==> xenon: inputs <==
==> flow/design.v (excerpt) <==
module apb_ram (
  input presetn,
  input pclk,
  input psel,
  input penable,
  input pwrite,
  input [31:0] paddr, pwdata,
  output reg [31:0] prdata,
  output reg pready, pslverr
);
  reg [31:0] mem [32];
  typedef enum {idle = 0, setup = 1, access = 2, transfer = 3} state_type;
  state_type state;
  always@(posedge pclk)
    begin
      if(presetn == 1'b0)  
        begin
        state <= idle;
        prdata <= 32'h00000000;
        pready <= 1'b0;
        pslverr <= 1'b0;
        for(int i = 0; i < 32; i++) 
        begin
          mem[i] <= 0;
        end
       end 
      else 
        begin
      case(state)
      idle : 
      begin
        prdata <= 32'h00000000;
        pready <= 1'b0;
        pslverr <= 1'b0;
        state   <= setup;
      end
      setup:  
      begin
           if(psel == 1'b1)
             state <= access;
           else
             state <= setup;
      end
      access: 
      begin 
        if(pwrite && penable) 
          begin
            if(paddr < 32) 
            begin
            mem[paddr] <= pwdata;
            state <= transfer;
            pslverr <= 1'b0;
            pready  <= 1'b1;
            end
            else 
            begin
            state <= transfer;
            pready <= 1'b1;
            pslverr <= 1'b1;
            end
          end
        else if (!pwrite && penable)
            begin
            if(paddr < 32) 
            begin
            prdata <= mem[paddr];
            state <= transfer;
            pready <= 1'b1;
            pslverr <= 1'b0;
            end
            else 
            begin
            state <= transfer;
            pready <= 1'b1;
            pslverr <= 1'b1;
            prdata <= 32'h00000000;
            end
          end
        else
           state <= setup;
       end  
        transfer: begin
          state <= setup;
          pready <= 1'b0;
          pslverr <= 1'b0;
  ...
==> flow/config.mk <==
export PLATFORM = sky130hd
export DESIGN_NAME = apb_ram
export DESIGN_NICKNAME = apb_ram
export VERILOG_FILES = /design/flow/design.v
export SDC_FILE = /design/flow/constraint.sdc
export NUM_CORES = 4
export LEC_CHECK = 0
export ABC_AREA = 1
export CAP_MARGIN = 20
export CELL_PAD_IN_SITES_DETAIL_PLACEMENT = 2
export CORE_ASPECT_RATIO = 1.27
export CORE_MARGIN = 5
export CORE_UTILIZATION = 62
export CTS_CLUSTER_DIAMETER = 114
export CTS_CLUSTER_SIZE = 36
export HOLD_SLACK_MARGIN = -0.08
export MAX_ROUTING_LAYER = met4
export PLACE_DENSITY_LB_ADDON = 0.24
export SETUP_SLACK_MARGIN = 0.1
export SLEW_MARGIN = 20
export TNS_END_PERCENT = 80
==> flow/constraint.sdc <==
create_clock -name core_clock -period 3.78 [get_ports {pclk}]
set_input_delay 0.7560 -clock core_clock [delete_from_list [all_inputs] [get_ports {pclk}]]
set_output_delay 0.7560 -clock core_clock [all_outputs]
set_load 0.01 [all_outputs]
run.sh (not shown) runs the stock make flow with config.mk's settings and CLKGATE_MAP_FILE=.
==> inputs of raven, as changes to xenon <==
Settings changed: ABC_AREA 1 to default, CELL_PAD_IN_SITES_DETAIL_PLACEMENT 2 to default, CORE_ASPECT_RATIO 1.27 to default, CORE_MARGIN 5 to 2, CORE_UTILIZATION 62 to 72, CTS_CLUSTER_DIAMETER 114 to default, CTS_CLUSTER_SIZE 36 to default, HOLD_SLACK_MARGIN -0.08 to default, MAX_ROUTING_LAYER met4 to default, PLACE_DENSITY from default to 0.66, PLACE_DENSITY_LB_ADDON 0.24 to default, SETUP_SLACK_MARGIN 0.1 to default, TNS_END_PERCENT 80 to default.
==> flow/constraint.sdc (replaced) <==
create_clock -name core_clock -period 2.13 [get_ports {pclk}]
set_input_delay 0.4260 -clock core_clock [delete_from_list [all_inputs] [get_ports {pclk}]]
set_output_delay 0.4260 -clock core_clock [all_outputs]
set_load 0.01 [all_outputs]
==> reports/metrics.csv <==
stage;metric;value;unit
yosys;fraction of synthesized cell area taken by the top area cell type;59.17;%
yosys;Seq share, synth;60.64;%
floorplan;share of the core filled by cells before placement;62.55;%
yosys;Mapped Area;51970;um2
yosys;instance count of the mapped netlist;6062;
yosys;share of synthesized cell area in and, or, nand and nor gates;28.26;%
yosys;Synth Area per Inst;8.572;um2
floorplan;x dimension of the die;266.9;um
yosys;most frequent cell after synthesis;nand2_1;
yosys;Post-synth top cells;2187 x nand2_1, 1376 x nor2_1, 1024 x edfxtp_1;
place;RD Place Congestion;0.8555;
yosys;leading cell types by total area after synthesis;edfxtp_1 59%, nand2_1 16%, nor2_1 9.9%, inv_1 5.6%, buf_6 2.1%;
yosys;cell count listed in synth_stat.txt;6062;
yosys;and-or/or-and share of the synthesized area;1.146;%
outcome;status;did not finish;
outcome;stage reached;detailed placement;
outcome;first logged error message;Error: detail_place.tcl, 38 bad optional access;
yosys;yosys-reported design area after synthesis;51970;um2
# the run above: xenon

==> reports/metrics.csv <==
stage;metric;value;unit
final_timing;# setup viols final;19;
floorplan;x dimension of the die;258.3;um
final_timing;final setup margin;-0.02657;ns
yosys;Synth Area per Inst;13.13;um2
floorplan;share of the core filled by cells before placement;72.48;%
yosys;Seq share, synth;67.68;%
yosys;and-or/or-and share of the synthesized area;4.663;%
yosys;Post-synth top cells;1028 x nor2_1, 1024 x edfxtp_1, 384 x mux2i_1;
yosys;leading cell types by total area after synthesis;edfxtp_1 66%, nor2_1 8.3%, mux2i_1 8.3%, a22oi_1 3.1%, mux4_2 3.1%;
yosys;most frequent cell after synthesis;nor2_1;
outcome;status;finished with violations;
outcome;violated layout checks;negative setup slack;
yosys;share of synthesized cell area in and, or, nand and nor gates;12.47;%
# the run above: raven


* * *

==> inputs of indigo <==
==> flow/design.v <==
module apb_ram (
  input presetn,
  input pclk,
  input psel,
  input penable,
  input pwrite,
  input [31:0] paddr, pwdata,
  output reg [31:0] prdata,
  output reg pready, pslverr
);
  reg [31:0] mem [32];
  typedef enum {idle = 0, setup = 1, access = 2, transfer = 3} state_type;
  state_type state;
  always@(posedge pclk)
    begin
      if(presetn == 1'b0)  
        begin
        state <= idle;
        prdata <= 32'h00000000;
        pready <= 1'b0;
        pslverr <= 1'b0;
        for(int i = 0; i < 32; i++) 
        begin
          mem[i] <= 0;
        end
       end 
      else 
        begin
      case(state)
      idle : 
      begin
        prdata <= 32'h00000000;
        pready <= 1'b0;
        pslverr <= 1'b0;
        state   <= setup;
      end
      setup:  
      begin
           if(psel == 1'b1)
             state <= access;
           else
             state <= setup;
      end
      access: 
      begin 
        if(pwrite && penable) 
          begin
            if(paddr < 32) 
            begin
            mem[paddr] <= pwdata;
            state <= transfer;
            pslverr <= 1'b0;
            pready  <= 1'b1;
            end
            else 
            begin
            state <= transfer;
            pready <= 1'b1;
            pslverr <= 1'b1;
            end
          end
        else if (!pwrite && penable)
            begin
            if(paddr < 32) 
            begin
            prdata <= mem[paddr];
            state <= transfer;
            pready <= 1'b1;
            pslverr <= 1'b0;
            end
            else 
            begin
            state <= transfer;
            pready <= 1'b1;
            pslverr <= 1'b1;
            prdata <= 32'h00000000;
            end
          end
        else
           state <= setup;
       end  
        transfer: begin
          state <= setup;
          pready <= 1'b0;
          pslverr <= 1'b0;
        end
      default : state <= idle;
      endcase      
    end
  end
endmodule
==> flow/run.sh <==
#!/bin/bash
# the make line also repeats each setting of config.mk as NAME=value (left out here)
make -C /OpenROAD-flow-scripts/flow DESIGN_CONFIG=/design/flow/config.mk WORK_HOME=/design/flow/orfs CLKGATE_MAP_FILE= finish
==> flow/config.mk <==
export PLATFORM = sky130hd
export DESIGN_NAME = apb_ram
export DESIGN_NICKNAME = apb_ram
export VERILOG_FILES = /design/flow/design.v
export SDC_FILE = /design/flow/constraint.sdc
export NUM_CORES = 4
export LEC_CHECK = 0
export CAP_MARGIN = 20
export CELL_PAD_IN_SITES_GLOBAL_PLACEMENT = 0
export CORE_MARGIN = 2
export CORE_UTILIZATION = 67
export GPL_TIMING_DRIVEN = 1
export HOLD_SLACK_MARGIN = -0.07
export SLEW_MARGIN = 40
==> flow/constraint.sdc <==
create_clock -name core_clock -period 1.4 [get_ports {pclk}]
set_input_delay 0.2800 -clock core_clock [delete_from_list [all_inputs] [get_ports {pclk}]]
set_output_delay 0.2800 -clock core_clock [all_outputs]
set_load 0.01 [all_outputs]
==> sierra: changes against indigo <==
==> flow/config.mk (replaced) <==
export PLATFORM = sky130hd
export DESIGN_NAME = apb_ram
export DESIGN_NICKNAME = apb_ram
export VERILOG_FILES = /design/flow/design.v
export SDC_FILE = /design/flow/constraint.sdc
export NUM_CORES = 4
export LEC_CHECK = 0
export CAP_MARGIN = 20
export CORE_MARGIN = 2
export CORE_UTILIZATION = 40
export SETUP_SLACK_MARGIN = 0.09
export SLEW_MARGIN = 20
==> flow/constraint.sdc (replaced) <==
create_clock -name core_clock -period 2.36 [get_ports {pclk}]
set_input_delay 0.4720 -clock core_clock [delete_from_list [all_inputs] [get_ports {pclk}]]
set_output_delay 0.4720 -clock core_clock [all_outputs]
set_load 0.01 [all_outputs]
==> qor summary <==
item	sierra	indigo
Area enclosed by the die boundary	119100 um2	71610 um2
Non-Clock Buffer Count	447	552
Largest fanout on the critical path	8	54
Half-perimeter wire length after placement	102.1 mm	94.56 mm
Outcome	timing/DRC/antenna clean	complete, but fails checks
Reasons for failing layout checks	-	negative setup slack
Std cell rows	125	96
Critical path's largest stage delay	0.34 ns	0.33 ns
Maximum operating frequency	451.1 MHz	472.9 MHz
Worst slew slack as a fraction of its limit	0.3155	0.4693
Core Box Area	115900 um2	68710 um2
Power density over the cells	742.8 nW/um2	1200 nW/um2
Hold slack final	0.1059 ns	0.1026 ns
Pin count of the biggest net entering global routing	78	110
Clk pwr	17.1 mW	27.1 mW
Via density per instance	5.826	7.102
1st-iter DRT viols	3999	6902
Clock buffers	150	136
Routed metal-1 wirelength	62.99 mm	53.10 mm
Minimum setup slack in the final design	0.1430 ns	-0.7144 ns
Internal Power	32.22 mW	53.09 mW
CTS Buf Count	111	103
Switching Power	9.480 mW	16.21 mW
DR vias	31590	34970
Number of placed cells counting well taps	5213	4624
Die Ht	345.2 um	267.6 um
Power figures rest on the tool's default switching activity, not on a simulated workload.
